## design/flow/config.mk

```make
export PLATFORM = sky130hd
export DESIGN_NAME = array_mult_top
export DESIGN_NICKNAME = array_mult_top
export VERILOG_FILES = /design/flow/design.v
export SDC_FILE = /design/flow/constraint.sdc
export NUM_CORES = 4
export LEC_CHECK = 0
export CAP_MARGIN = 20
export CORE_MARGIN = 2
export CORE_UTILIZATION = 68
export CTS_CLUSTER_SIZE = 50
export PLACE_DENSITY_LB_ADDON = 0.07
export SLEW_MARGIN = 20
```

## design/flow/run.sh

```bash
#!/bin/bash
# the make line also repeats each setting of config.mk as NAME=value (left out here)
make -C /OpenROAD-flow-scripts/flow DESIGN_CONFIG=/design/flow/config.mk WORK_HOME=/design/flow/orfs CLKGATE_MAP_FILE= finish
```

## design/flow/constraint.sdc

```tcl
create_clock -name core_clock -period 16.6 [get_ports {clk}]
set_input_delay 3.3200 -clock core_clock [delete_from_list [all_inputs] [get_ports {clk}]]
set_output_delay 3.3200 -clock core_clock [all_outputs]
set_load 0.01 [all_outputs]
```

## design/flow/design.v

```verilog
`timescale 1ns/1ps
module array_mult_top (
    input             clk,
    input      [15:0] a,
    input      [15:0] b,
    output reg [31:0] p
);
    reg  [15:0] a_q, b_q;
    wire [31:0] prod;
    array_multiplier u_mult (
        .in_A(a_q),
        .in_B(b_q),
        .prod_out(prod)
    );
    always @(posedge clk) begin
        a_q <= a;
        b_q <= b;
        p   <= prod;
    end
endmodule

`timescale 1ns/1ps
module array_multiplier (
    input  [15:0] in_A,
    input  [15:0] in_B,
    output [31:0] prod_out
);
    wire [15:0] pp [15:0];   
    genvar i, j;
    generate
        for (i = 0; i < 16; i = i + 1) begin : GEN_PP_ROW
            for (j = 0; j < 16; j = j + 1) begin : GEN_PP_COL
                assign pp[i][j] = in_A[j] & in_B[i];
            end
        end
    endgenerate
    wire [31:0] row_sum [15:0];
    wire [31:0] row_carry [15:0];
    assign row_sum[0]   = {16'b0, pp[0]};
    assign row_carry[0] = 32'b0;
    genvar r;
    generate
        for (r = 1; r < 16; r = r + 1) begin : ADDER_ROWS
            wire [31:0] shifted_pp = { {16 - r{1'b0}}, pp[r], {r{1'b0}} };
            adder32 ADD_STAGE (
                .in_a(row_sum[r-1]),
                .in_b(shifted_pp),
                .cin(1'b0),
                .sum(row_sum[r]),
                .cout(row_carry[r])
            );
        end
    endgenerate
    assign prod_out = row_sum[15];
endmodule
module adder32 (
    input  [31:0] in_a,
    input  [31:0] in_b,
    input         cin,
    output [31:0] sum,
    output        cout
);
    wire [31:0] carry;
    genvar k;
    full_adder FA0 (.a(in_a[0]), .b(in_b[0]), .cin(cin), .sum(sum[0]), .cout(carry[0]));
    generate
        for (k = 1; k < 32; k = k + 1) begin : FA_CHAIN
            full_adder FAi (.a(in_a[k]), .b(in_b[k]), .cin(carry[k-1]), .sum(sum[k]), .cout(carry[k]));
        end
    endgenerate
    assign cout = carry[31];
endmodule
module full_adder (
    input  a,
    input  b,
    input  cin,
    output sum,
    output cout
);
    assign sum  = a ^ b ^ cin;
    assign cout = (a & b) | (b & cin) | (a & cin);
endmodule
```

==> notes.md, run 1 <==
Notes on the physical design

The run finished, with violations left. The checks that failed: setup timing. The number of clock sinks seen by CTS is ~64.

The synthesized design devotes to its leading area cell type 55.0% of total area. The slowest cell on the critical path is sky130_fd_sc_hd__fa_2. The end of the worst register-to-register path is p[30].

TritonCTS built the clock tree. Relative to the synthesized area, the layout overhead comes to 18.2%. The initial antenna violation count is 0. The critical path starts at b_q[0].

The count of instantiated cells in the yosys netlist is 680. The initialized floorplan defines 39 standard-cell rows. The area of combinational cells with multiple inputs is ~0.0067 mm2. The count of port buffers added during placement is between 60 and 70.

The count of distinct cell types in the synthesized netlist is 9. The first detailed-routing pass took 5 iterations. The startpoint of the tightest hold check path is a_q[0]. The mapped cell area is between 0.008 and 0.009 mm2. The total nets after synthesis is between 900 and 1000. The post-synthesis cell type with the largest instance count is sky130_fd_sc_hd__fa_1. STA classifies the critical path endpoint as a flop.

The slew at the pin with the worst max-slew slack is ~0.53 ns. The synthesis area per yosys is 0.00815 mm2. At the later pin of the worst-skew pair, clock insertion delay measures ~0.34 ns. Cells fill between 80% and 90% of the core in the end. After synthesis, the largest family of logic cells by area is adder cells. The first global-routing pass estimated 24400 um of wire.

The total DRC errors in the routed layout is 0. The script reports the combined buffer and inverter count of the critical path as 6. The relative slew slack is between 60 and 70%.

The clock transition at the registers of the reported paths is roughly 0.050 ns. The HPWL after detailed placement is approximately 11000 um. Per the synthesis report, the adder-cell share of the synthesized area is roughly 57%.

Following the worst setup path forward leads to its endpoint at p[30]. In this run the critical register-to-register path is launched from b_q[0]. The combined flip-flop and latch cell area is 0.00129 mm2. The count of warning messages emitted by the tools is 29. The classification of the worst setup path is reg -> reg. STA classifies the critical path startpoint as a flop.

In the final run the clock tree shows a worst skew of 0.00496 ns. The H-tree depth is 3. The number of max-slew violations in the final report is 0. Along the worst path, the maximum fanout reaches 3.

The multiplexer fraction of the synthesized cell area is 0%. STA puts the critical path data arrival time at ~19 ns. In the post-route analysis, the smallest setup slack over all paths is -2.33 ns. The overall overflow remaining after global route is 0. The synthesis report lists the most area-consuming cells as sky130_fd_sc_hd__fa_1 55%, sky130_fd_sc_hd__and2_1 16%, sky130_fd_sc_hd__dfxtp_1 16%.

The number of vias after detailed routing is 4575. For hold timing, the worst endpoint is p[0]. The flip-flop cell with the highest count after synthesis is sky130_fd_sc_hd__dfxtp_1. The kind of cell with the highest combined delay along the critical path is adder cells. Per Yosys stat, the portion of area used by sequential elements is between 15 and 20%. The final timing report counts setup violations totalling 8.

The total negative slack for setup checks is -10.80 ns. The dominant cell type by area after synthesis is sky130_fd_sc_hd__fa_1. Per STA, the highest per-stage delay on the worst path measures slightly above 0.6 ns. The number of buffers on the longest clock path is 2. Setup repair after global routing could not meet its margin everywhere.

In this run, the number of DRC markers left after iteration 0 of detailed routing was 87. The y dimension of the die is ~110 um. The post-synthesis average cell area is roughly 12 um2. The number of global-route vias before repair came to about 5600. Per the post-route antenna check, the number of violating nets is 0. The synthesized design contains approximately 64 register bits. The layout filler cell count is 605. Per the final timing report, the hold violations number 0. Before placement the cells fill a little over two thirds of the core. The data required time at the worst endpoint is between 15 and 20 ns. The placer congestion estimate is between 0.7 and 0.8. The final worst hold slack is 0.510 ns.

The clock tree root buffer cell is sky130_fd_sc_hd__clkbuf_16. The post-synth count of flops with an enable pin is 0. The logic depth of the worst register-to-register path is 51. The number of cells traversed by the worst hold path is 1. Entering global routing, the biggest net connects 17 pins. The count of nets after finishing is 1015. The area enclosed by the die boundary is between 0.01 and 0.015 mm2.

Per the run summary, max-cap violations total 0. The routed design ends up with an antenna cell count of 0. The CTS buffer count is 9.

The vias per cell is between 5 and 6. The gate count of the mapped netlist is approximately 700. The total area inside the core boundary comes to between 0.01 and 0.015 mm2. Global routing used about a quarter of the available tracks across all layers. The most frequent cell on the critical path is sky130_fd_sc_hd__fa_2. Of the total synthesized cell area, the portion taken by AND-OR and OR-AND cells is 0%. The number of logic stages on the critical path including buffering is between 50 and 60.

After detailed routing, the average wire length per cell comes to ~15 um. STA reports a reg2reg setup slack of -2.33 ns. After layout, the minimum clock period comes to ~19 ns. The floorplan step set the die width to roughly 110 um.

The synthesis report lists the Yosys warning total as 2. Of all flip-flops after synthesis, the portion carrying an async set or reset was 0%. Based on the critical path, the design can be clocked at up to 0.0528 GHz. In this run, the synthesized area fraction spent on xor and xnor cells is recorded as 0%. Yosys reports that the most numerous cell types are 224 x sky130_fd_sc_hd__fa_1, 211 x sky130_fd_sc_hd__and2_1, 88 x sky130_fd_sc_hd__inv_1. The fraction of the cycle the final worst path needs is 114%. The synthesized netlist devotes about a fifth of its cell area to simple gates. The wire length after detailed routing is about 13000 um. Checking hold timing, the worst path is listed with class reg -> reg. The floorplan report gives the top-level pin count as between 60 and 70.
repair_timing:
item | CTS | global route
setup endpoints to repair | 9 | 10
resized | 45 | 52
hold buffers | 0 | 0
pin swaps | 31 | 37
setup buffers | 2 | 0
through the flow:
step / setup WS, ns / instance area, um2 / instances
after floorplan: -2.19 / 8460 / 680
after global placement: -2.42 / 9130 / 872
after detailed placement: -2.78 / 9130 / 872
after CTS: -2.47 / 9570 / 890
after global routing: -2.79 / 9630 / 890
final: -2.33 / 9630 / 890
layer usage:
metal	routed length [um]	vias to the layer above	global-route usage [%]
li1	-	2071	-
met1	4660	2408	25.9
met2	7900	67	48.1
met3	333	29	4.52
met4	337	0	9.02
met5	0	-	0
final cells by class:
cell class | instances | share of cell area [%]
inverter | 88 | 3.43
multi-input combinational | 496 | 69.5
tap | 143 | 1.86
sequential | 64 | 13.4
timing repair buffer | 83 | 8.52
clock inverter | 3 | 0.675
clock buffer | 13 | 2.60
==> run 2, diff against run 1 <==
- ABC_AREA: default -> 1
- CORE_UTILIZATION: 68 -> 72
- CTS_CLUSTER_DIAMETER: default -> 115
- SETUP_SLACK_MARGIN: default -> -0.53
- clock period: 16.6 -> 11.1 ns (I/O delays scaled with it)
==> run 2 against run 1 <==
Against the previous run: still fails the layout checks on setup timing; flip-flop count stayed put; final cell count is 27% higher; count of clock-buffer cells in the layout is 1 lower; global-route usage up 3.5 points; via count rose by 22%.
==> notes.md, run 2 <==
Notes on the physical design

The final hold violation count is 0. Per the post-synthesis stats, the area per cell is approximately 9.4 um2. Per the timing report, the biggest fanout along the worst path comes to 4. The count of warning messages emitted by the tools is 29. For this run, the script counts the antenna cells in the layout as 0. According to the floorplan log, the row count is approximately 40.

Summing all non-filler instances in the final layout gives an area of around 0.01 mm2. In this run the full chip footprint comes out at between 0.01 and 0.015 mm2. The remaining antenna violation count is 0.

The count of distinct cell types in the synthesized netlist is 7. Data on the critical path is required at its endpoint by 11.39 ns. The smallest clock period supported by the final layout is computed as ~19 ns. In the post-route analysis, the smallest setup slack over all paths is -7.82 ns. In this run the horizontal extent of the chip is 115 um. The main area contributors are sky130_fd_sc_hd__fa_1 51%, sky130_fd_sc_hd__dfxtp_1 15%, sky130_fd_sc_hd__inv_1 13%. Setup slack on the worst reg-to-reg path comes out at -7.82 ns. Routability-driven placement finished with a final weighted congestion of 0.779. The wire length after detailed routing is 16000 um.

In the finished design, the share of the clock period the worst path needs comes to 170%. The end of the worst register-to-register path is p[30]. The count of hold-fix buffers inserted at cts is 0. The clock network latency to the later pin of the worst-skew pair is about 0.35 ns.

The final worst hold slack is between 0.5 and 0.6 ns. The number of violations of the max-capacitance limit is 0. The global-route total usage across every layer is between 20% and 30%. Along the critical path, the tally of buffer and inverter instances is 9. The global-route wire length before repair is about 28000 um. Per the CTS log, the root buffer master is sky130_fd_sc_hd__clkbuf_16. The layout checks failed on setup timing. In the final design database the tool counted roughly 1300 nets. The data arrival at the endpoint of the critical path is approximately 19 ns. Yosys reports that the most numerous cell types are 312 x sky130_fd_sc_hd__inv_1, 256 x sky130_fd_sc_hd__nand2_1, 224 x sky130_fd_sc_hd__fa_1. The biggest area contributor in the post-synthesis netlist is sky130_fd_sc_hd__fa_1. The overall overflow remaining after global route is 0. The largest single stage delay on the critical path is a little under 0.6 ns. The synthesized design contains 64 register bits. For this run, asynchronously set or reset flops after synthesis account for 0%. The synthesis area per yosys is slightly below 0.009 mm2.

Warnings reported by Yosys during synthesis add up to 2. In this design, the critical path's most frequently occurring cell is sky130_fd_sc_hd__fa_2. The detailed router placed 5578 vias in this run. The pin closest to its max-slew limit shows a slew of just under 0.7 ns. In the hold timing report, the worst path depth is 3. The cell family contributing the most delay on the critical path is adder cells. For this run, the top clock speed supported by timing is 0.0529 GHz. The post-synthesis share of cell area spent on and-or and or-and gates is 0%.

According to the floorplan report, the die height is around 110 um. The number of iterations in the first detailed-routing pass is 4. Entering global routing, the biggest net connects 17 pins. The setup skew after layout is 0.0111 ns.

The number of clock buffers added by TritonCTS is 9. In the final routed layout, each cell accounts on average for ~14 um. The H-tree was split into 3 levels. The most critical setup path has its startpoint at a_q[1]. The fraction of the core area occupied by cells at floorplan is 73.7%. The number of buffers inserted by post-CTS setup repair is 0. The first routing iteration left around 250 violations. The number of logic stages on the critical path including buffering is between 50 and 60.

The post-synthesis cell type with the largest instance count is sky130_fd_sc_hd__inv_1. The timing report shows that the slowest cell on the worst path is sky130_fd_sc_hd__fa_2. The dominant combinational cell family by area after synthesis is adder cells. Post-synth the commonest register cell is sky130_fd_sc_hd__dfxtp_1. The initial antenna violation count came to 0.

The HPWL after detailed placement is 12800 um. The top-area cell type share of the netlist area is between 50% and 60%. The number of global-route vias before repair is ~6500.

The setup-violating endpoint count in the final report is 19. The mapped netlist covers just under 0.009 mm2. The number of clock sinks seen by CTS is 64.

The worst setup path is launched from a flop. Setup repair after global routing could not meet its margin everywhere. For reference, the mux area share after synthesis is 0%. For the final routed database, the setup TNS stands at -89.69 ns. The origin of the critical flop-to-flop path is a_q[1]. The relative slew slack is around 55%.

The startpoint of the tightest hold check path is b_q[1]. The worst register-to-register path has a depth of ~54. The number of buffers on the longest clock path is 2. The endpoint with the worst hold slack is p[1].

The flow ran to the end, but the layout failed its checks. TritonCTS built the clock tree. In the Yosys report the total cell count is approximately 940. Per the OpenROAD floorplan log, the area of the core is 0.0120 mm2. The synthesized netlist devotes between 10% and 20% of its cell area to simple gates. Per the placement report, the placed cell count is around 1100. Summing the sequential cell areas from Yosys gives between 10% and 20% of the chip area. The type of the worst min-delay path is reg -> reg. The classification of the worst setup path is reg -> reg. The filler-free cell count of the finished design is about 1100. After filler insertion, the fill cell instance count of the layout stands at 647. The count of buffers added on input and output ports is 64. The total nets after synthesis is ~1200. The synthesized netlist devotes between 50 and 60% of its cell area to adder and majority cells. The capture point of the worst path is p[30]. The total DRC errors in the routed layout is 0. The element type at the critical path end is a flop.

The vias per cell is 4.93. For reference, XOR and XNOR gates occupy 0% of the area reported after synthesis. The number of max-slew violations in the final report is 0. The post-synth count of flops with an enable pin is 0.

According to the I/O placement log, the pin count is roughly 65. In this run the cell area measured after placement is 0.00959 mm2. The clock transition at the registers of the reported paths is roughly 0.060 ns. The area growth from synthesis to layout is 13.6%. The gate count of the mapped netlist is around 940.
[run 2: stage by stage]
stage               utilization, %  setup WS [ns]
finish                        83.7          -7.82
detailed placement            80.2          -8.02
global placement              80.2          -7.77
floorplan                        -          -7.71
global route                  83.7          -8.28
CTS                           83.1          -7.87
[run 2: layer usage]
layer | vias to the layer above | GRT usage [%] | share of wire (%)
li1 | 2544 | - | -
met1 | 2867 | 29.1 | 35
met2 | 121 | 53.2 | 58
met3 | 46 | 5.98 | 3.7
met4 | 0 | 13.1 | 3.9
met5 | - | 0 | 0
[run 2: repair_timing]
action / 4_1_cts / 5_1_grt
pin swaps: 21 / 38
resized: 21 / 34
setup endpoints to repair: 19 / 19
[run 2: area by class of cell]
type	instances	area, um2	area share (%)
Clock buffer	12	267	2.66
Clock inverter	3	40.0	0.400
Inverter	312	1170	11.7
Multi-Input combinational cell	496	6160	61.5
Sequential cell	64	1290	12.9
Tap cell	147	184	1.84
Timing Repair Buffer	97	901	9.00
==> run 3, diff against run 2 <==
- ABC_AREA: 1 -> default
- CAP_MARGIN: 20 -> 25
- CORE_MARGIN: 2 -> 9
- CORE_UTILIZATION: 72 -> 31
- CTS_CLUSTER_DIAMETER: 115 -> default
- CTS_CLUSTER_SIZE: 50 -> 93
- GPL_ROUTABILITY_DRIVEN: default -> 0
- GPL_TIMING_DRIVEN: default -> 0
- MIN_ROUTING_LAYER: default -> met2
- PLACE_DENSITY: default -> 0.91
- PLACE_DENSITY_LB_ADDON: 0.07 -> default
- SETUP_SLACK_MARGIN: -0.53 -> default
- SLEW_MARGIN: 20 -> 15
- TNS_END_PERCENT: default -> 95
- clock period: 11.1 -> 11.2 ns (I/O delays scaled with it)
==> run 3 against run 2 <==
Against the previous run: still fails the layout checks on setup timing; global-route usage down 10 points; first-iteration DRC count rose to 3.2 times the previous value; non-clock buffer count up 8; fmax down 1.1%; wire length up 11%; design area up 0.70%; flip-flop count unchanged; largest cell class unchanged; highest routed layer unchanged.
==> notes.md, run 3 <==
Notes on the physical design

Per the detail_route log, met2 wirelength is ~10000 um. The total DRC errors in the routed layout is 0. The count of port buffers added during placement is 64. Dividing the synthesized area by the synthesized cell count gives between 10 and 15 um2. The launch point of the critical path was reported as b_q[0]. The run reported a max-capacitance violation count of 0. Failing layout checks were recorded as setup timing. Note, the detailed placer reported a final HPWL of ~14000 um. After filler insertion, the fill cell instance count of the layout stands at ~2300. The filler-free cell count of the finished design is around 1100. The fraction of the core area occupied by cells at floorplan is 31.9%. On the worst setup and hold paths after CTS, the clock-pin slew comes to 0.07 ns. Yosys reports that the most numerous cell types are 224 x sky130_fd_sc_hd__fa_1, 211 x sky130_fd_sc_hd__and2_1, 88 x sky130_fd_sc_hd__inv_1.

Entering global routing, the biggest net connects 12 pins. The stat command in Yosys gives a chip area of slightly above 0.008 mm2. Counting every instance in the synthesized netlist gives ~680. The count of warning messages emitted by the tools is 29.

The global routing report lists combined usage of all routing layers as 17.8%. The synthesis report lists the most area-consuming cells as sky130_fd_sc_hd__fa_1 55%, sky130_fd_sc_hd__and2_1 16%, sky130_fd_sc_hd__dfxtp_1 16%. The OpenROAD report gives the critical path a required time of between 10 and 15 ns. The worst setup path is captured at a flop. The register share after synthesis is around 16%. The floorplan step defined a die boundary enclosing approximately 0.032 mm2. After Yosys synthesis, AND-OR and OR-AND compound gates account for 0% of the synthesized area.

The count of nets after finishing is approximately 1000. The number of buffers on the longest clock path is 2. The peak per-stage delay on the critical path is between 0.6 and 0.7 ns. The number of iterations in the first detailed-routing pass is 5.

The end of the worst register-to-register path is p[30]. The startpoint identified for the worst hold timing path is b_q[1]. The number of logic stages on the critical path including buffering is 52. The fraction of the cycle the final worst path needs is 171%.

The routed wirelength on the met1 layer is recorded as 0 um. The flip-flop and latch count after synthesis is between 60 and 70. The finished cells cover 0.0101 mm2.

The basic-gate share of the synthesized area counting and, or, nand and nor cells is between 10% and 20%. Clock skew on the completed layout was measured at roughly 0.019 ns. The area growth from synthesis to layout is 23.7%. Cells fill between 30% and 40% of the core in the end. The combined flip-flop and latch cell area is around 0.0013 mm2.

The number of global-route vias before repair is roughly 8000. Looking at the clock tree report, the H-tree level count equals 3. Looking at the max-slew report, the worst-margin pin has a slew of 0.392 ns. Of the total synthesized cell area, the portion taken by full adders, half adders and majority gates is 57.5%. Setup repair after global routing could not meet its margin everywhere. The timing report attributes the biggest portion of critical-path delay to adder cells. The final worst hold slack is approximately 0.7 ns. The mapped cell area is roughly 0.008 mm2. The count of distinct cell types in the synthesized netlist is 9. The final critical path time including I/O delays and setup is 19.12 ns.

The critical path ends at p[30]. In the synthesized netlist the dominant register cell turns out to be sky130_fd_sc_hd__dfxtp_1. The number of cells traversed by the worst hold path is 2. The number of clock sinks seen by CTS is ~64. Timing would allow up to approximately 0.052 GHz. Per the detail_route report, inserted antenna diodes total 0.

The die width is ~180 um. Per the placement report, the placed cell count is approximately 1100. The worst register-to-register path has a depth of roughly 52.

The timing report shows that the slowest cell on the worst path is sky130_fd_sc_hd__fa_2. The overall overflow remaining after global route is 0. The cell type that accounts for the most area after synthesis is sky130_fd_sc_hd__fa_1.

The count of boundary I/O pins is ~65. Summing all placed instances gives a cell area of 0.00958 mm2. The most frequent cell on the critical path is sky130_fd_sc_hd__fa_2. The top metal layer carrying routed signals is met4. The total number of placement rows is approximately 58. The run finished, with violations left. The count of instantiated cells in the yosys netlist is 680. Endpoints with negative setup slack in the final report add up to 19.

The total negative slack for setup checks is -91.41 ns. The post-synthesis share of cell area spent on xor and xnor gates is 0%. Looking at the hold checks, the worst path lands on p[1]. The number of max-slew violations in the final report is 0. Counting flops with a built-in enable in the synthesized netlist gives 0.

The dominant combinational cell family by area after synthesis is adder cells. The multiplexer fraction of the synthesized cell area is 0%. The detailed router's first-iteration violation count is 802. The total buffers and inverters traversed by the critical path is 7. The origin of the critical flop-to-flop path is b_q[0].

At the worst endpoint, the arrival time is 19.41 ns. The relative slew slack is about three quarters. The core footprint is between 0.02 and 0.03 mm2.

The clock tree root buffer cell is sky130_fd_sc_hd__clkbuf_16. The initial antenna violation count is 0. The number of warnings reported in the yosys synthesis log is 2. The critical path is of the reg -> reg type.

Counting every net in the synthesized netlist gives between 900 and 1000. The vias per cell is 5.72. The startpoint type of the worst setup path is a flop.

The total length of routed met3 wires is between 6000 and 7000 um. The reg-to-reg setup timing slack is -7.92 ns. The setup slack after layout is -7.92 ns.

Summed over its instances, the top area cell type makes up a little under three fifths of the synthesized netlist area. The floorplan step set the die height to 180 um. In the post-route report, total wirelength is listed as 17800 um.

The proportion of register bits with asynchronous set or reset after synthesis is 0%. The average routed wire per standard cell is around 16 um. The routed layout has 6286 vias. Hold-check failures listed in the final report amount to 0. The post-synthesis cell type with the largest instance count is sky130_fd_sc_hd__fa_1. Summing all multi-input logic gate instances after layout gives 0.00670 mm2. The first global-routing pass estimated around 30000 um of wire. The clock network latency to the later pin of the worst-skew pair is approximately 0.36 ns. The type of the worst min-delay path is reg -> reg. Nets still carrying antenna violations after routing amount to 0. Buffers inserted during clock tree synthesis total 9.

Per the timing report, the biggest fanout along the worst path comes to 5. TritonCTS built the clock tree.
-- run 3: layout make-up --
cell class | instances | area share, %
sequential | 64 | 12.9
buffer | 32 | 3.20
clock buffer | 11 | 2.31
timing repair buffer | 73 | 7.00
multi-input combinational | 496 | 66.4
inverter | 88 | 3.28
clock inverter | 5 | 0.807
tap | 330 | 4.09
-- run 3: metrics by stage --
stage | setup WS [ns]
3_5_place_dp | -8.15
2_1_floorplan | -7.55
6_report | -7.92
5_1_grt | -8.43
4_1_cts | -7.79
3_3_place_gp | -7.91
-- run 3: layer usage --
metal / vias to the layer above / global-route usage, %
met5: - / 0.613
met4: 0 / 4.00
met3: 143 / 21.8
met2: 1477 / 22.6
met1: 2557 / -
li1: 2109 / -
-- run 3: what timing repair did --
item | 4_1_cts | 5_1_grt
gates resized | 60 | 6
hold endpoints to repair | 0 | 0
hold buffers | 0 | 0
pin swaps | 31 | 2
cloned | 1 | 0
buffers inserted | 5 | 3
setup endpoints to repair | 19 | 19
==> run 4, diff against run 3 <==
- ABC_AREA: default -> 1
- CAP_MARGIN: 25 -> 20
- CORE_MARGIN: 9 -> 2
- CORE_UTILIZATION: 31 -> 72
- CTS_CLUSTER_SIZE: 93 -> default
- GPL_ROUTABILITY_DRIVEN: 0 -> default
- GPL_TIMING_DRIVEN: 0 -> default
- MIN_ROUTING_LAYER: met2 -> default
- PLACE_DENSITY: 0.91 -> default
- PLACE_DENSITY_LB_ADDON: default -> 0.02
- SLEW_MARGIN: 15 -> 20
- TNS_END_PERCENT: 95 -> 20
- clock period: 11.2 -> 14.6 ns (I/O delays scaled with it)
==> run 4 against run 3 <==
Against the previous run: the layout still fails its checks (setup timing); hold slack worse by 0.089 ns; clock skew is 0.0093 ns lower; first-iteration DRC count decreased by 71%; fmax up 1.4%; die size fell by 60%; wire length is 17% lower; count of clock-buffer cells in the layout unchanged; final cell count is 2.4% higher; synthesized cell count grew 38%; critical endpoint unchanged; largest cell class unchanged; highest routed layer unchanged.
==> notes.md, run 4 <==
Notes on the physical design

The dominant combinational cell family by area after synthesis is adder cells. The synthesized netlist occupies a cell area of just under 0.009 mm2.

After layout, the minimum clock period comes to 18.84 ns. For hold timing, the worst endpoint is p[2]. The area growth from synthesis to layout is 11.6%. The run finished, with violations left. In the routed netlist, the antenna diode instances number 0. The synthesis area per yosys is 0.00881 mm2. The setup-violating endpoint count in the final report is 14. The number of cells reported by Yosys stat comes to 936. The initial antenna violation count came to 0. The overall overflow remaining after global route is 0. Max fanout on the critical path was recorded as 3. The capture point of the worst path is p[30]. The critical path contains buffers and inverters numbering 11 combined. The maximum clock rate is 0.0531 GHz. The classification of the worst setup path is reg -> reg. The final critical path takes up 129% of the cycle. The largest net degree at the start of global routing is 17. Counting endpoints that fail hold in the final report gives 0. The timing report shows the most common cell along the critical path to be sky130_fd_sc_hd__fa_2.

The dominant cell type by area after synthesis is sky130_fd_sc_hd__fa_1. The count of port buffers added during placement is roughly 64. The count of nets after finishing is approximately 1200. Setup repair after global routing could not meet its margin everywhere. OpenSTA lists the critical path startpoint as b_q[0]. Wires add up to 14800 um. The number of iterations in the first detailed-routing pass is 4. Failing layout checks were recorded as setup timing.

The count of boundary I/O pins is 65. In this run, placement finished with an instance count of 1110. Buffers inserted during clock tree synthesis total 9. In this run the deepest clock path goes through 2 buffers.

After synthesis, the largest area contributor takes up between 50% and 60% of total cell area. The number of violations of the max-capacitance limit is 0. The final weighted congestion recorded by global placement is 0.781. The detailed router placed approximately 5400 vias in this run. In the hold timing report, the worst path depth is 3. Of the post-synthesis cell area, the part taken by muxes is 0%. The global-route total usage across every layer is 26.7%. The core footprint is ~0.012 mm2. From left edge to right edge, the die measures around 110 um.

The proportion of register bits with asynchronous set or reset after synthesis is 0%. At the pin with the least slew margin, the transition time is ~0.67 ns. The HPWL after detailed placement is around 12000 um.

The basic-gate share of the synthesized area counting and, or, nand and nor cells is a little over a tenth. The layout filler cell count is between 700 and 800. The CTS tree is done.

The end of the worst register-to-register path is p[30]. After Yosys synthesis, AND-OR and OR-AND compound gates account for 0% of the synthesized area. Sorting the synthesized cells by how often they occur yields 312 x sky130_fd_sc_hd__inv_1, 256 x sky130_fd_sc_hd__nand2_1, 224 x sky130_fd_sc_hd__fa_1. The filler-free cell count of the finished design is around 1100. The setup skew after layout is 0.00971 ns. The count of hold-fix buffers inserted at cts is 0. Sorting the synthesis cell report by count puts at the top sky130_fd_sc_hd__inv_1.

Across all setup checks in the final design, the least slack found is -4.24 ns. The startpoint identified for the worst register-to-register timing path is b_q[0].

The total nets after synthesis is ~1200. Final hold analysis gives a worst-case slack of 0.595 ns. The post-synthesis average cell area is ~9.4 um2. Dividing the detail-routed via count by the number of cells gives slightly below 5.

Logic depth along the worst register-to-register path is recorded as 56. The peak per-stage delay on the critical path is 0.59 ns. The relative slew slack is 55.4%.

The script logs the mean routed wire length per placed instance as between 10 and 15 um. The clock network latency to the later pin of the worst-skew pair is 0.34 ns. After synthesis, the cell types taking the most area are sky130_fd_sc_hd__fa_1 51%, sky130_fd_sc_hd__dfxtp_1 15%, sky130_fd_sc_hd__inv_1 13%. The startpoint of the tightest hold check path is a_q[0]. The cell family contributing the most delay on the critical path is adder cells. The fraction of the core area occupied by cells at floorplan is 73.7%.

The global-route wire length before repair is around 27000 um. The total number of placement rows is about 40. The register share after synthesis is between 10% and 20%. The y dimension of the die is about 110 um. The warning tally printed by Yosys for this design is 2. Of the total synthesized cell area, the portion taken by XOR and XNOR cells is 0%. Looking at the clock tree report, the H-tree level count equals 3. In the CTS report, the clock slew at the register clock pins of the worst setup and hold paths is listed as 0.06 ns. The number of max-slew violations in the final report is 0.

The reg-to-reg setup timing slack is -4.24 ns. After floorplanning, the die was sized to cover 0.0131 mm2. The stage logs contain a warning count of 29.

On the critical path the data arrives at about 19 ns. The worst setup path is captured at a flop. The startpoint type of the worst setup path is a flop.

The detailed router finished its first iteration with approximately 240 violations. The timing report lists the critical path depth as around 56 cells. The count of library flops with an enable pin is 0.

The number of global-route vias before repair is roughly 6300. STA puts the critical path data required time at 14.89 ns. The worst hold path belongs to the class reg -> reg.

Counting distinct cell types in the post-synthesis netlist gives 7. The script parses the final routing iteration and logs DRC violations as 0. The clock tree root buffer cell is sky130_fd_sc_hd__clkbuf_16.

The worst slack at placement is -4.92 ns. The clock net in this run drives a total of between 60 and 70 sinks. The gate count of the mapped netlist is 936. Among all flip-flop cells after synthesis, the most frequent one is sky130_fd_sc_hd__dfxtp_1. The slowest cell on the critical path is sky130_fd_sc_hd__fa_2. The flip-flop and latch count after synthesis is 64. The adder and majority cell fraction of the synthesized area is roughly 53%. The remaining antenna violation count is 0.
-- run 4: what timing repair did --
item	CTS	global route
setup endpoints to repair	15	15
buffers inserted	0	0
pin swaps	27	1
gates resized	48	8
-- run 4: final cells by class --
cell class | count | area, um2 | area share [%]
clock buffers | 11 | 233 | 2.37
well taps | 147 | 184 | 1.87
flip-flops and latches | 64 | 1290 | 13.1
inverters | 312 | 1170 | 11.9
repair buffers | 91 | 872 | 8.87
clock inverters | 4 | 22.5 | 0.229
multi-input cells | 496 | 6060 | 61.6
-- run 4: metrics by stage --
step | utilization [%] | setup TNS (ns) | area, um2
floorplan | - | -33.15 | 9130
global placement | 79.2 | -35.28 | 9470
detailed placement | 79.2 | -40.31 | 9470
CTS | 82.1 | -32.61 | 9820
global route | 82.2 | -39.08 | 9830
finish | 82.2 | -31.78 | 9830
-- run 4: routing by layer --
metal,vias to the layer above,GRT usage [%],wire length (um)
met5,-,0,0
met4,0,11.7,555
met3,35,4.02,393
met2,101,52.1,8770
met1,2768,28.1,5030
li1,2532,-,-
==> run 5, diff against run 4 <==
- CTS_CLUSTER_SIZE: default -> 14
- HOLD_SLACK_MARGIN: default -> 0.17
- PLACE_DENSITY_LB_ADDON: 0.02 -> 0.03
- SETUP_SLACK_MARGIN: default -> 2.75
- TNS_END_PERCENT: 20 -> 5
- clock period: 14.6 -> 10.9 ns (I/O delays scaled with it)
==> run 5 against run 4 <==
Against the previous run: die size is the same; via count up 2.6%; flip-flop count unchanged; synthesized cell count stayed put; clock skew decreased by 0.0036 ns; non-clock buffer count rose by 6; hold slack worse by 0.0054 ns; still fails the layout checks on setup timing; final cell count increased by 0.53%; fmax decreased by 1.1%.
==> notes.md, run 5 <==
Notes on the physical design

In this run the register-to-register setup slack is -8.15 ns. The global-route total usage across every layer is between 20% and 30%. The synthesis area per yosys is 0.00881 mm2. The maximum clock rate is between 0.05 and 0.06 GHz. The most frequent cell on the critical path is sky130_fd_sc_hd__fa_2.

The setup slack after layout is -8.15 ns. Setup repair after global routing could not meet its margin everywhere. Detailed-route iteration 0 reported a violation count of 280. The placer congestion estimate is 0.778. The CTS tree is done. The final critical path time including I/O delays and setup is between 15 and 20 ns. The element type at the critical path end is a flop. The adder and majority cell fraction of the synthesized area is a little over half.

The clock tree root buffer cell is sky130_fd_sc_hd__clkbuf_16. The clock transition at the registers of the reported paths is 0.05 ns. The synthesized design devotes to its leading area cell type ~50% of total area.

The type of the worst min-delay path is reg -> reg. The multiplexer fraction of the synthesized cell area is 0%. The CTS buffer count is 9. The overall overflow remaining after global route is 0. In the final run the clock tree shows a worst skew of slightly above 0.006 ns.

The count of hold-fix buffers inserted at cts is 0. The layout checks failed on setup timing. The critical path starts at b_q[0]. The number of logic stages on the critical path including buffering is between 50 and 60. The worst slack at placement is -8.72 ns. The number of global-route vias before repair came to between 6000 and 7000. The synthesis report lists the Yosys warning total as 2. Summing over the stages, the warning tally comes to 29.

The gate count of the mapped netlist is approximately 940. The family with the most delay on the worst path is adder cells. The script logs the mean routed wire length per placed instance as about 14 um. The wire length after detailed routing is roughly 16000 um. The global-route wire length before repair is about 27000 um. The count of port buffers added during placement is between 60 and 70.

Per the synth stats, the proportion of register bits with asynchronous set or reset is 0%. Row generation in the floorplan step produced 40 rows. The origin of the critical flop-to-flop path is b_q[0].

The count of library flops with an enable pin is 0. The total DRC errors in the routed layout is 0. The critical path in this run is classified as reg -> reg. The report gives the cell count of the worst hold path as 3. The post-synthesis share of cell area spent on and-or and or-and gates is 0%. The data required time at the worst endpoint is between 10 and 15 ns. CTS built an H-tree with a depth of 3. The number of violations of the max-capacitance limit is 0. The worst hold path begins at a_q[1]. The chip occupies roughly 0.013 mm2.

The count of nets after finishing is 1253. The number of nets in the synthesized netlist is approximately 1200. The y dimension of the die is roughly 110 um. The number of clock sinks seen by CTS is between 60 and 70. The worst setup path is launched from a flop. The end of the worst register-to-register path is p[30].

The capture point of the worst path is p[30]. The flow ran to the end, but the layout failed its checks. Yosys instantiated no cell more often than sky130_fd_sc_hd__inv_1. The post-route utilization of the core is recorded as 83.0%. The number of iterations in the first detailed-routing pass is 5. The largest net degree at the start of global routing is 17. The total buffers and inverters traversed by the critical path is 11. The fraction of the cycle the final worst path needs is 175%. Per the run report, area growth between synthesis and finish was 12.7%. For reference, XOR and XNOR gates occupy 0% of the area reported after synthesis. For reference, the final report shows the max-slew violation count at 0. In this run the horizontal extent of the chip is 115 um.

The initial antenna violation count came to 0. The core footprint is around 0.012 mm2. The number of buffers on the longest clock path is 2. The total antenna diodes in the routed design is 0. In this run the worst path has a maximum fanout of 3.

For this run, the number of standard cells in the final layout without fillers is 1131. The dominant cell type by area after synthesis is sky130_fd_sc_hd__fa_1. The logic depth of the worst register-to-register path is between 50 and 60. The flip-flop cell with the highest count after synthesis is sky130_fd_sc_hd__dfxtp_1. The HPWL after detailed placement is between 10000 and 15000 um. The number of buffers inserted by post-CTS setup repair is 0. A synthesized cell averages 9.41 um2. The total instance count after detailed placement is approximately 1100.

The relative slew slack is 56.8%. The synthesized netlist contains 7 unique library cells.

In this run the remaining antenna-violating nets after routing total 0. The slowest cell on the critical path is sky130_fd_sc_hd__fa_2.

The number of vias after detailed routing is about 5600. In the synthesized netlist, the cells that appear most often are 312 x sky130_fd_sc_hd__inv_1, 256 x sky130_fd_sc_hd__nand2_1, 224 x sky130_fd_sc_hd__fa_1. The fraction of the core area occupied by cells at floorplan is between 70% and 80%. The clock network latency to the later pin of the worst-skew pair is about 0.34 ns. The final hold violation count is 0. Sorting the synthesized cells by area gives the leading types as sky130_fd_sc_hd__fa_1 51%, sky130_fd_sc_hd__dfxtp_1 15%, sky130_fd_sc_hd__inv_1 13%. The timing report gives the biggest stage delay along the critical path as 0.61 ns. The final report lists the setup-violating endpoint count as 19.

The dominant combinational cell family by area after synthesis is adder cells. In the hold report, the worst path ends at p[1]. For this design the top-level I/O count stands at approximately 65. After synthesis the netlist holds a flip-flop and latch count of 64. The basic-gate share of the synthesized area counting and, or, nand and nor cells is between 10% and 20%. The data arrival at the endpoint of the critical path is 19.34 ns. The routed design shows a via density per instance of just under 5.

The mapped cell area is between 0.008 and 0.009 mm2. For this design, Yosys synthesis ends with a cell count of approximately 940. The slew at the pin with the worst max-slew slack is 0.646 ns. The register share after synthesis is ~15%.
==> run 5: cell type report <==
| type | instances | area, um2 |
|---|---|---|
| Sequential cell | 64 | 1290 |
| Clock inverter | 3 | 65.1 |
| Multi-Input combinational cell | 496 | 6030 |
| Inverter | 312 | 1170 |
| Tap cell | 147 | 184 |
| Timing Repair Buffer | 97 | 938 |
| Fill cell | 689 | 2030 |
| Clock buffer | 12 | 256 |
==> run 5: layer usage <==
| metal | vias up | global-route usage (%) | routed length, um |
|---|---|---|---|
| met4 | 0 | 11.3 | 580 |
| met5 | - | 0 | 0 |
| met1 | 2854 | 28.4 | 5370 |
| met2 | 138 | 54.3 | 9600 |
| li1 | 2542 | - | - |
| met3 | 41 | 5.66 | 572 |
==> run 5: through the flow <==
step / hold WS [ns] / instance area (um2) / setup TNS, ns
5_1_grt: 0.630 / 9930 / -102.93
2_1_floorplan: 0.625 / 9060 / -96.88
3_5_place_dp: 0.571 / 9470 / -105.01
4_1_cts: 0.591 / 9900 / -97.49
3_3_place_gp: 0.548 / 9470 / -99.71
6_report: 0.590 / 9930 / -95.10
==> run 5: what timing repair did <==
action / 4_1_cts / 5_1_grt
pin swaps: 44 / 8
gates cloned: 0 / 0
setup endpoints to repair: 23 / 23
resized: 44 / 22
==> run 6, diff against run 5 <==
- ABC_AREA: 1 -> default
- CAP_MARGIN: 20 -> 0
- CTS_CLUSTER_DIAMETER: default -> 338
- CTS_CLUSTER_SIZE: 14 -> default
- HOLD_SLACK_MARGIN: 0.17 -> default
- PLACE_DENSITY_LB_ADDON: 0.03 -> 0.06
- clock period: 10.9 -> 19.2 ns (I/O delays scaled with it)
==> run 6 against run 5 <==
Against the previous run: still fails the layout checks on setup timing; worst setup slack better by 8.1 ns; clock skew is 0.0028 ns higher; critical path depth is 6 lower; register-to-register slack better by 8.1 ns; utilization is 2.8 points higher; count of clock-buffer cells in the layout is 1 lower; wire length is 9.1% lower; largest cell class unchanged.
==> notes.md, run 6 <==
Notes on the physical design

The run finished, with violations left. The run did not pass the layout checks because of setup timing. The post-synthesis average cell area is about 12 um2.

For this design, the sink count on the clock tree is 64. The total negative slack for setup checks is -0.0828 ns. For reference, the critical path is launched at b_q[1]. The number of vias after detailed routing is about 4700. Among the non-sequential cells, adder cells take the most area. The mapped cell area is 0.00815 mm2. Counting instances in the post-synthesis netlist gives the leading cell types as 224 x sky130_fd_sc_hd__fa_1, 211 x sky130_fd_sc_hd__and2_1, 88 x sky130_fd_sc_hd__inv_1.

The capture point of the worst path is p[30]. The y dimension of the die is 110 um. The transition time recorded at the tightest slew-check pin is about 0.60 ns. The initial antenna violation count is 0.

For this run, the total global-route usage over all layers was measured as 27.8%. The number of cells traversed by the worst hold path is 1. Setup repair after global routing could not meet its margin everywhere. The total antenna diodes in the routed design is 0.

Pin placement for this block handled around 65 I/O pins. Per the finish-stage timing summary, setup violations number 1. The detailed router used layers up to and including met5. The total DRC errors in the routed layout is 0. The largest fanout of any net on the critical path is 16. The number of global-route vias before repair is around 5900. The synth_stat.txt file lists the number of cells as ~680.

The most numerous cell type found on the critical path is sky130_fd_sc_hd__fa_2. The timing report lists the critical path depth as 50 cells. TritonCTS built the clock tree. The chip occupies around 0.012 mm2. The CTS buffer count is 9. In the synthesized netlist the async set-or-reset flop fraction comes to 0%.

The count of port buffers added during placement is 64. The final timing report derives a shortest allowable period of between 15 and 20 ns. The clock network latency to the later pin of the worst-skew pair is roughly 0.35 ns. The vias per cell is ~5.3. The synthesis report lists the most area-consuming cells as sky130_fd_sc_hd__fa_1 55%, sky130_fd_sc_hd__and2_1 16%, sky130_fd_sc_hd__dfxtp_1 16%.

After its last routability iteration, the placer logged a weighted congestion of between 0.7 and 0.8. Nets still carrying antenna violations after routing amount to 0. The count of library flops with an enable pin is 0. In this run the core area contains 38 standard-cell rows.

In this run the biggest area consumer among cell types represents a little under three fifths of the synthesized area. In the per-layer breakdown of the detailed-route log, met1 shows 4860 um. The flip-flop cell with the highest count after synthesis is sky130_fd_sc_hd__dfxtp_1.

The basic-gate share of the synthesized area counting and, or, nand and nor cells is 18.9%. The number of buffers inserted by post-CTS setup repair is 0. The total instance count after detailed placement is 861. The number of different library cells used by synthesis comes to 9. The global-route wire length before repair is 26400 um.

The post-synthesis share of cell area spent on xor and xnor gates is 0%. The longest incremental delay of any stage on the critical path is reported as around 0.61 ns. After legalization and detailed placement, the total HPWL measured between 10000 and 15000 um. Setup slack on the worst reg-to-reg path comes out at -0.08 ns. STA classifies the critical path startpoint as a flop.

Counting pins that exceed their max-slew limit in the final report gives 0. Per the CTS log, the maximum H-tree level is 3. The die width is about 110 um. The overall overflow remaining after global route is 0. The data arrival at the endpoint of the critical path is slightly below 20 ns.

Per the slew report, the remaining headroom to the max-slew limit stands at approximately three fifths. The setup skew after layout is approximately 0.0089 ns. The number of iterations in the first detailed-routing pass is 4. The total buffers and inverters traversed by the critical path is 5. In the synthesized netlist, mux cells make up 0% of the area.

The finished layout holds between 800 and 900 standard cells, fillers aside. The gate count of the mapped netlist is slightly below 700. Before placement the cells fill 74.6% of the core.

During synthesis, Yosys emitted a total of 2 warnings. The longest clock path from root to sink contains 2 buffers. The wire length after detailed routing is around 15000 um. The count of nets after finishing is ~1000. The data required time at the worst endpoint is between 15 and 20 ns. The area growth from synthesis to layout is 15.1%.

The classification of the worst setup path is reg -> reg. Hold analysis lists the worst path endpoint as p[0]. The final critical path takes up 100% of the cycle. OpenROAD emitted warnings numbering 29. Per the synthesis report, the adder-cell share of the synthesized area is a little under three fifths. Per the post-synthesis report, the nets total about 950. In this run the clock root is driven by a sky130_fd_sc_hd__clkbuf_16. Summing the sequential cell areas from Yosys gives around 16% of the chip area. The flip-flop and latch count after synthesis is between 60 and 70.

For the worst reg-to-reg path, the endpoint reported by OpenROAD is p[30]. The routed design uses roughly 400 um of met3 wire. The post-synthesis share of cell area spent on and-or and or-and gates is 0%. In the final report, the number of hold violations comes to 0. The family with the most delay on the worst path is adder cells.

The synthesis area per yosys is ~0.0082 mm2. The floorplan step defined a core boundary enclosing 0.0109 mm2.

The maximum clock rate is around 0.052 GHz. The largest individual stage delay along the critical path comes from the cell sky130_fd_sc_hd__fa_2. The post-synthesis cell type with the largest instance count is sky130_fd_sc_hd__fa_1. The detailed router's first-iteration violation count is roughly 130. Looking at hold timing, the worst path starts from a_q[0].

In the CTS report, the clock slew at the register clock pins of the worst setup and hold paths is listed as about 0.05 ns. The element type at the critical path end is a flop. Summed over all instances, the cell type with the most area after synthesis is sky130_fd_sc_hd__fa_1. The number of violations of the max-capacitance limit is 0. The wire length on met2 is about 8700 um. The average routed wire per standard cell is ~17 um. Hold timing on the final database bottoms out at a slack of approximately 0.50 ns. The type of the worst min-delay path is reg -> reg. Entering global routing, the biggest net connects 17 pins. The origin of the critical flop-to-flop path is b_q[1]. The logic depth of the worst register-to-register path is 50. Across all setup checks in the final design, the least slack found is -0.0828 ns.
## run 6: layout make-up
cell class,count,area [um2]
fill,535,1550
clock inverter,4,45.0
tap,140,175
multi-input combinational,496,6590
timing repair buffer,73,721
inverter,88,330
sequential,64,1280
clock buffer,11,243
## run 6: what timing repair did
item / 4_1_cts / 5_1_grt
pin swaps: 77 / 42
endpoints found under the setup margin: 10 / 11
gates resized: 67 / 24
hold buffers: 0 / 0
## run 6: metal layers
metal | track usage, % | vias to the layer above
li1 | - | 2048
met1 | 28.1 | 2464
met2 | 53.9 | 105
met3 | 5.76 | 55
met4 | 12.9 | 3
met5 | 0 | -
## run 6: per-stage QoR
stage          setup WS, ns  util, %  cell area [um2]
2_1_floorplan        0.0475        -             8320
3_3_place_gp         -0.229     81.4             8900
3_5_place_dp         -0.632     81.4             8900
4_1_cts              -0.218     85.4             9340
5_1_grt              -0.654     85.8             9380
6_report            -0.0828     85.8             9380
==> run 7, diff against run 6 <==
- ABC_AREA: default -> 1
- CTS_CLUSTER_SIZE: default -> 99
- clock period: 19.2 -> 14.9 ns (I/O delays scaled with it)
==> run 7 against run 6 <==
Against the previous run: hold slack better by 0.14 ns; non-clock buffer count is 21 higher; synthesized cell count is 38% higher; still fails the layout checks on setup timing; worst setup slack worse by 4.0 ns; utilization is 3.6 points lower; via count is 16% higher; highest routed layer is now met4; register-to-register slack worse by 4.0 ns; die size is 7.8% higher; sequential share of layout area is 0.58 points lower; first-iteration DRC count is 37% higher.
==> notes.md, run 7 <==
Notes on the physical design

Clock tree synthesis inserted a total of 9 buffers. The number of iterations in the first detailed-routing pass is 5. The number of global-route vias before repair was between 6000 and 7000. The final critical path time including I/O delays and setup is around 19 ns.

The total DRC errors in the routed layout is 0. The count of nets after finishing is ~1300. The detailed router's first-iteration violation count is 180. The total antenna diodes in the routed design is 0. Clock skew on the completed layout was measured at approximately 0.0052 ns. Of the available clock period, the critical path in the final layout requires 127%.

The area growth from synthesis to layout is 11.6%. The filler-free cell count of the finished design is 1129. The post-synthesis share of cell area spent on and-or and or-and gates is 0%. The worst hold path terminates at p[1]. The core footprint is 0.0120 mm2. The post-route cell area is around 0.01 mm2. The total instance count after detailed placement is around 1100. According to the floorplan report, the total die area is approximately 0.013 mm2. The tree built by TritonCTS fans out to 64 sinks. Per the synthesis report, the XOR/XNOR share of the synthesized area is 0%. The data arrival at the endpoint of the critical path is between 15 and 20 ns. The placement stage leaves a total instance area of 0.00942 mm2. The clock tree root buffer cell is sky130_fd_sc_hd__clkbuf_16. In this run the critical register-to-register path is launched from b_q[0]. Wires add up to around 15000 um. The flip-flop cell with the highest count after synthesis is sky130_fd_sc_hd__dfxtp_1. The number of buffers on the longest clock path is 2. For reference, the top cells by count after synthesis are 312 x sky130_fd_sc_hd__inv_1, 256 x sky130_fd_sc_hd__nand2_1, 224 x sky130_fd_sc_hd__fa_1. The die width is 115 um.

The family with the most delay on the worst path is adder cells. The logic depth of the worst register-to-register path is 52. STA puts the critical path data required time at 15.20 ns. The total overflow left after global routing is 0.

Measured against the total synthesized area, the mux share comes to 0%. Per the run summary, max-cap violations total 0.

The most critical setup path has its endpoint at p[30]. The synthesized instance count is about 940. The setup check on the worst reg-to-reg path leaves a slack of -4.07 ns. Looking at the reg2reg group, the worst path ends at p[30]. The timing report shows the most common cell along the critical path to be sky130_fd_sc_hd__fa_2.

The count of library flops with an enable pin is 0. The layout filler cell count is around 700. The routed design shows a wire length per standard cell of 13.0 um. Setup repair after global routing could not meet its margin everywhere. The CTS tree is done. The clock reaches the later pin of the worst-skew pair after 0.35 ns. The slew at the pin with the worst max-slew slack is around 0.73 ns. Looking at area per cell type in the netlist, the leader is sky130_fd_sc_hd__fa_1. The congestion estimate from routability-driven global placement came to around 0.78. Per the post-CTS timing run, clock transition at the registers of the reported paths is about 0.060 ns. The total buffers and inverters traversed by the critical path is 7. The total negative slack for setup checks is -28.34 ns. The final max-slew violation count recorded for this run is 0. The remaining antenna violation count is 0.

Yosys attributes the largest share of cell area to sky130_fd_sc_hd__fa_1 51%, sky130_fd_sc_hd__dfxtp_1 15%, sky130_fd_sc_hd__inv_1 13%. The count of boundary I/O pins is roughly 65. The final worst hold slack is about 0.64 ns. Global routing consumed, over all layers together, 26.6% of the routing resources. The H-tree depth is 3. The classification of the worst setup path is reg -> reg. The gate-level netlist out of Yosys references 7 unique cell types. The element type at the critical path end is a flop. Summing the areas of all and, or, nand and nor instances in the mapped netlist gives 10.9% of the synthesized area.

For this design, the CTS-stage hold fixing added 0 buffers. Checking hold timing, the worst path is listed with class reg -> reg. The last timing report of the flow puts the setup violation total at 13. Counting flops with an async set or reset pin after synthesis yields a share of 0%.

The startpoint of the tightest hold check path is a_q[0]. The checks that failed were setup timing. The y dimension of the die is around 110 um. Yosys reports a chip area of 0.00881 mm2.

The HPWL after detailed placement is about 12000 um. The critical path's slowest stage uses the library cell sky130_fd_sc_hd__fa_2. The number of cells traversed by the worst hold path is 3. The mapped cell area is 0.00881 mm2.

The synthesized design contains approximately 64 register bits. The relative slew slack is between 50% and 60%. Per the post-synthesis report, the nets total 1209. Entering global routing, the biggest net connects 17 pins. By instance count, the leading cell after synthesis is sky130_fd_sc_hd__inv_1.

The setup slack after layout is -4.07 ns. The final hold violation count is 0. The area fraction of the largest cell type after synthesis is between 50 and 60%.

Once layout is complete, the utilization of the core stands at between 80% and 90%. The count of port buffers added during placement is 64. The maximum clock rate is 0.0527 GHz. Max fanout on the critical path was recorded as 2.

Using the TritonRoute via totals, the vias-per-cell ratio works out to 4.81. The STA report counts the stages on the worst setup path as roughly 52. Yosys stat counts 936 cells in the synthesized netlist.

The worst setup path is launched from a flop. For this run, the number of Yosys warnings is 2. Summing the sequential cell areas from Yosys gives 14.5% of the chip area. At the floorplan stage, the core utilization is reported as 73.7%.

Before CTS, the worst setup slack after placement is -4.77 ns. The start point of the critical path is b_q[0]. After floorplanning, the core was divided into ~40 placement rows. The adder and majority cell fraction of the synthesized area is 53.2%. The logs give a warning total of 29. The global-route wire length before repair is ~26000 um. The initial antenna violation count is 0.

In this design, the stage delay of the slowest critical-path cell is approximately 0.56 ns. Among the non-sequential cells, adder cells take the most area. The run finished, with violations left.

The post-synthesis average cell area is between 9 and 10 um2. The number of vias after detailed routing is 5435.
## run 7: layout make-up
| type | count | area [um2] | area share [%] |
|---|---|---|---|
| tap | 147 | 184 | 1.87 |
| timing repair buffer | 94 | 891 | 9.06 |
| clock buffer | 12 | 256 | 2.61 |
| multi-input combinational | 496 | 6010 | 61.1 |
| clock inverter | 4 | 28.8 | 0.293 |
| sequential | 64 | 1290 | 13.1 |
| inverter | 312 | 1170 | 11.9 |
## run 7: what timing repair did
| action | in CTS | in global routing |
|---|---|---|
| buffers inserted | 1 | 0 |
| pin swaps | 37 | 17 |
| setup endpoints to repair | 18 | 18 |
| resized | 46 | 15 |
## run 7: routing by layer
metal | share of wire [%] | global-route usage, % | wire length, um
met5 | 0 | 0 | 0
met4 | 5.0 | 14.6 | 730
met3 | 3.1 | 5.19 | 455
met2 | 57 | 49.7 | 8440
met1 | 34 | 27.9 | 5070
==> run 8, diff against run 7 <==
- ABC_AREA: 1 -> default
- CAP_MARGIN: 0 -> 10
- CORE_UTILIZATION: 72 -> 70
- CTS_CLUSTER_DIAMETER: 338 -> 380
- CTS_CLUSTER_SIZE: 99 -> 15
- HOLD_SLACK_MARGIN: default -> -0.1
- PLACE_DENSITY_LB_ADDON: 0.06 -> default
- SETUP_SLACK_MARGIN: 2.75 -> -0.64
- TNS_END_PERCENT: 5 -> default
- clock period: 14.9 -> 9.2 ns (I/O delays scaled with it)
==> run 8 against run 7 <==
Against the previous run: still fails the layout checks on setup timing; synthesized area is 7.5% lower; synthesized cell count decreased by 27%; count of clock-buffer cells in the layout fell by 1.
==> notes.md, run 8 <==
Notes on the physical design

The run finished, with violations left. A clean result was blocked by setup timing. No sink is reached through more buffers than the 2 on the longest clock path. The number of global-route vias before repair is about 5700.

In the final layout, the fill cell count is 572. The proportion of register bits with asynchronous set or reset after synthesis is 0%. The count of port buffers added during placement is between 60 and 70. The area enclosed by the die boundary is 0.0125 mm2. The worst setup path is of the reg -> reg kind. The setup-violating endpoint count in the final report is 21. At the end of the flow the core is filled with cells to approximately 86%. The capture point of the worst path is p[30].

The capture point of the worst register-to-register path is recorded as p[30]. The fraction of the core area occupied by cells at floorplan is a little under three quarters. The clock tree root buffer cell is sky130_fd_sc_hd__clkbuf_16. The clock network latency to the later pin of the worst-skew pair is approximately 0.35 ns. STA shows the worst min-delay path finishing at p[0]. The count of distinct cell types in the synthesized netlist is 9. The setup slack after layout is -9.67 ns. The flip-flop cell with the highest count after synthesis is sky130_fd_sc_hd__dfxtp_1. The met2 capacity usage during global routing is 51.8%. The worst register-to-register path depth is between 50 and 60. sky130_fd_sc_hd__fa_1 is the most common cell in the netlist. Checking hold timing, the worst path is listed with class reg -> reg. Of the total synthesized cell area, the portion taken by XOR and XNOR cells is 0%. For this run, the number of Yosys warnings is 2. The total nets after synthesis is between 900 and 1000. The HPWL after detailed placement is about 11000 um. Relative to the synthesized area, the layout overhead comes to 20.0%. The die width is 112 um. The count of library flops with an enable pin is 0. The adder and majority cell fraction of the synthesized area is 57.5%. The dominant cell type by area after synthesis is sky130_fd_sc_hd__fa_1. The count of boundary I/O pins is ~65.

Once synthesis finished, the tally of register bits stood at roughly 64. Once placement finished, the instance area stood at between 0.009 and 0.01 mm2. The multiplexer fraction of the synthesized cell area is 0%. The slowest cell on the critical path is sky130_fd_sc_hd__fa_2. The post-route cell area is around 0.01 mm2. The critical path starts at b_q[0]. The routed design shows a via density per instance of around 5.2. The data arrival at the endpoint of the critical path is roughly 19 ns. The script logs the mean routed wire length per placed instance as about 16 um. Grouping non-sequential cells by family puts the most area in adder cells.

The routed layout reports a DRC error count of 0. By count the netlist is led by 224 x sky130_fd_sc_hd__fa_1, 211 x sky130_fd_sc_hd__and2_1, 88 x sky130_fd_sc_hd__inv_1.

The final weighted congestion recorded by global placement is around 0.75. For flop-to-flop paths, the worst setup slack is -9.67 ns. Yosys reports that the leading cell type by area covers between 50 and 60% of the netlist area. The synth_stat.txt file lists the number of cells as just under 700. The worst setup path is captured at a flop. The synthesized instance count is between 600 and 700.

The mapped cell area is a little over 0.008 mm2. The most frequent cell on the critical path is sky130_fd_sc_hd__fa_2. After layout, the worst path uses 205% of the clock period.

According to the floorplan log, the row count is 39. The register share after synthesis is 15.7%. The number of clock sinks seen by CTS is about 64. According to the timing report, the data required time at the worst endpoint equals roughly 9.5 ns. The routed design has 14300 um of wire. The largest net degree at the start of global routing is 17. The max-slew check reports its worst relative slack as around 64%. The number of logic stages on the critical path including buffering is around 51. The synthesis area per yosys is 0.00815 mm2.

In the global route stage, overall resource usage came out at approximately a quarter. The worst slack at placement is -10.18 ns. The number of iterations in the first detailed-routing pass is 4. The floorplan step defined a core boundary enclosing 0.0114 mm2. The net count of the finished layout is a little over 1000. The post-synthesis share of cell area spent on and-or and or-and gates is 0%. The total buffers and inverters traversed by the critical path is 6.

The number of max-slew violations in the final report is 0. Of the total synthesized cell area, the portion taken by AND, OR, NAND and NOR gates is between 10% and 20%. The clock transition at the registers of the reported paths is around 0.05 ns. Recorded from the global router log, the overflow total was 0. Across all hold checks on the routed design, the worst slack comes to between 0.5 and 0.6 ns. TritonCTS created 9 clock buffers. In the post-synthesis netlist, the biggest area contributors are sky130_fd_sc_hd__fa_1 55%, sky130_fd_sc_hd__and2_1 16%, sky130_fd_sc_hd__dfxtp_1 16%.

The startpoint of the tightest hold check path is a_q[0]. The transition time recorded at the tightest slew-check pin is about 0.54 ns. The highest clock rate this design can be run at is 0.0530 GHz.

The final timing report lists clock skew as between 0.005 and 0.006 ns. The violation tally recorded at the end of detailed-routing iteration 0 is 139. OpenROAD emitted warnings numbering 31. The total antenna diodes in the routed design is 0.

The number of vias after detailed routing is between 4000 and 5000. TritonCTS built the clock tree. met2 is the most crowded layer. The clock H-tree reported by CTS has 3 levels. The routing usage on met3 is between 4 and 5%. The first global-routing pass estimated around 25000 um of wire. Looking at the reg2reg group, the worst path starts from b_q[0].

The startpoint type of the worst setup path is a flop. The initial antenna violation count is 0. The final critical path time including I/O delays and setup is about 19 ns. The y dimension of the die is 112 um.

For this run, global-route usage on met1 was measured as 27.5%. The number of violations of the max-capacitance limit is 0. Setup repair after global routing could not meet its margin everywhere.

The largest fanout of any net on the critical path is 3. The family with the most delay on the worst path is adder cells. Per the post-route antenna check, the number of violating nets is 0. Per the post-synthesis stats, the area per cell is roughly 12 um2. Along the worst hold path, the cell count comes to 1. On the worst path, the slowest cell contributes a delay of about 0.62 ns. The final hold violation count is 0.
## run 8: cell type report
class                           count  area, um2  area share, %
Clock inverter                      5       80.1          0.819
Multi-Input combinational cell    496       6790           69.4
Clock buffer                       11        243           2.48
Sequential cell                    64       1290           13.2
Timing Repair Buffer               92        876           8.95
Inverter                           88        330           3.38
Tap cell                          143        179           1.83
## run 8: metal layers
layer / wire length [um] / up-vias / part of all wire (%)
met4: 329 / 0 / 2.3
met5: 0 / - / 0
met3: 453 / 25 / 3.2
met1: 4880 / 2495 / 34
met2: 8610 / 79 / 60
li1: - / 2087 / -
## run 8: repair_timing
item,CTS,global route
hold buffers,0,0
resized,56,37
buffers inserted,1,0
endpoints found under the hold margin,0,0
pin swaps,38,26
endpoints found under the setup margin,21,21
## run 8: metrics by stage
stage,setup TNS (ns),cells
CTS,-128.88,899
global route,-133.80,899
finish,-126.57,899
global placement,-128.34,882
detailed placement,-134.88,882
floorplan,-124.04,680
